Setup of exp/fjord:
## ARM
module ARM (
  input         clk,
  input         rst,
  output [31:0] IMEM_ADDR,
  input  [31:0] IMEM_DATA,
  output        SRAM_WE_N,
  output [16:0] SRAM_ADDR,
  output [31:0] SRAM_DQ_OUT,
  input  [31:0] SRAM_DQ_IN
);
Settings: LEC_CHECK=0, ABC_AREA=0, CAP_MARGIN=40, CELL_PAD_IN_SITES_DETAIL_PLACEMENT=1, CELL_PAD_IN_SITES_GLOBAL_PLACEMENT=2, CORE_ASPECT_RATIO=1.72, CORE_MARGIN=2, CORE_UTILIZATION=71, CTS_CLUSTER_SIZE=40, GPL_TIMING_DRIVEN=0, HOLD_SLACK_MARGIN=0.15, PLACE_DENSITY_LB_ADDON=0.23, SETUP_SLACK_MARGIN=1.0, SLEW_MARGIN=30, TNS_END_PERCENT=80; clock period 20.0 ns.
run.sh (not shown) runs the stock make flow with config.mk's settings and CLKGATE_MAP_FILE=.
exp/fjord: it failed with a tool error in global placement without I/O, so there are no final results.
Input changes introduced in exp/zinc (baseline for comparison: exp/fjord):
Settings: clearing CELL_PAD_IN_SITES_GLOBAL_PLACEMENT, which used to be 2; clearing PLACE_DENSITY_LB_ADDON, which used to be 0.23; clearing HOLD_SLACK_MARGIN, which used to be 0.15; clearing ABC_AREA, which used to be 0; clearing GPL_TIMING_DRIVEN, which used to be 0; swapping 71 for 21 in CORE_UTILIZATION; clearing TNS_END_PERCENT, which used to be 80.
Notes after the runs:
Summary of exp/zinc and exp/fjord: one run falls short of a clean finish, namely exp/fjord.
Row floorplan die width: exp/zinc higher / exp/fjord lower
Re number of enable-type register cells in the synthesized netlist: no difference whatsoever between exp/zinc and exp/fjord.
Number of placement rows was lower in exp/fjord than in exp/zinc.
exp/fjord and exp/zinc ended up with roughly the same yosys stat chip area.
Re synthesized-area fraction occupied by xor and xnor cells: no difference whatsoever between exp/fjord and exp/zinc.
Adder-cell share of the synthesized area essentially unchanged between exp/zinc and exp/fjord.
From exp/fjord to exp/zinc the numbers moved as follows: die boundary height +83%, area after synthesis did not really move, number of library cell types mapped by synthesis barely changed, starting utilization of the core area went down 51 points.
Note that the die area recorded for exp/fjord amounts to 0.30 times the value seen in exp/zinc.
Input-level comparison between exp/garnet and exp/zinc:
Settings: swapping 1 for 0 in CELL_PAD_IN_SITES_DETAIL_PLACEMENT; clearing SETUP_SLACK_MARGIN, which used to be 1.0; putting HOLD_SLACK_MARGIN at -0.03 where nothing was set; swapping 30 for 25 in SLEW_MARGIN; putting GPL_TIMING_DRIVEN at 1 where nothing was set; putting PLACE_DENSITY_LB_ADDON at 0.1 where nothing was set; clearing CORE_ASPECT_RATIO, which used to be 1.72; swapping 21 for 58 in CORE_UTILIZATION; putting GPL_ROUTABILITY_DRIVEN at 1 where nothing was set; putting CTS_CLUSTER_DIAMETER at 263 where nothing was set; clearing CTS_CLUSTER_SIZE, which used to be 40; swapping 40 for 5 in CAP_MARGIN; swapping 20.0 for 21.1 in the clock period (ns, I/O delays scaled along).
==> comparison <==
exp/garnet: PASS, flow complete, no timing, DRC or antenna violations
Of the two values seen for critical path startpoint, mem_stage_reg.dest_out[1] was produced by exp/garnet and id_stage_reg.src_2_out[1] by exp/zinc.
Changes observed in exp/garnet relative to exp/zinc: global-route track usage on met3 moved up.
Amount of wire on met3 after detailed routing ended up 7300 um higher on exp/garnet than on exp/zinc.
In the tables for exp/zinc and exp/garnet, global-route wire length before repair reads higher with exp/zinc.
Note that the final weighted congestion in routability-driven placement recorded for exp/zinc amounts to 0.916 times the value seen in exp/garnet.
Relative to exp/zinc, worst setup slack has gone down in exp/garnet.
## Diff of input files: exp/violet against exp/garnet
Settings: removing HOLD_SLACK_MARGIN (formerly -0.03); changing SLEW_MARGIN from 25 to 30; removing GPL_TIMING_DRIVEN (formerly 1); setting SETUP_SLACK_MARGIN to 1.0 for the first time; removing CTS_CLUSTER_DIAMETER (formerly 263); changing CAP_MARGIN from 5 to 40; removing CELL_PAD_IN_SITES_DETAIL_PLACEMENT (formerly 0); removing GPL_ROUTABILITY_DRIVEN (formerly 1); removing PLACE_DENSITY_LB_ADDON (formerly 0.1); changing CORE_UTILIZATION from 58 to 45; changing the clock period (ns, I/O delays scaled along) from 21.1 to 11.8.
==> results <==
- exp/garnet reached the final stage; the timing, design-rule and antenna checks on its layout passed.
- What the final checks of exp/violet revealed, after a flow that finished every stage, was a layout that fails on setup timing.
- As far as sequential cell count goes, exp/violet and exp/garnet are indistinguishable; the numbers are identical.
- Compared exp/violet vs exp/garnet, and global-route met1 utilization is down in exp/violet.
- Where minimum setup slack in the final design is concerned, exp/garnet is better than exp/violet.
- Routed wire length on exp/violet is up relative to exp/garnet.
- What exp/garnet reported for design area has to be multiplied by 1.19 to get the figure for exp/violet.
Relative to exp/violet, the following input files were edited for exp/sierra:
Settings: TNS_END_PERCENT: unset -> 80; CELL_PAD_IN_SITES_GLOBAL_PLACEMENT: unset -> 2; CTS_CLUSTER_SIZE: unset -> 40; PLACE_DENSITY_LB_ADDON: unset -> 0.23; CORE_ASPECT_RATIO: unset -> 1.72; CORE_UTILIZATION: 45 -> 21; CELL_PAD_IN_SITES_DETAIL_PLACEMENT: unset -> 1; the clock period (ns, I/O delays scaled along): 11.8 -> 20.0.
Results
exp/sierra completed end to end with timing, DRC and antenna clean. exp/sierra vs. exp/violet: cell area moved down; number of search-and-repair iterations in the first detailed-routing pass moved up; growth of design area from synthesis to finish moved down; final standard cell count with taps included and fillers excluded moved up. Met3 global-route usage: exp/violet and exp/sierra compared, higher one is exp/violet.
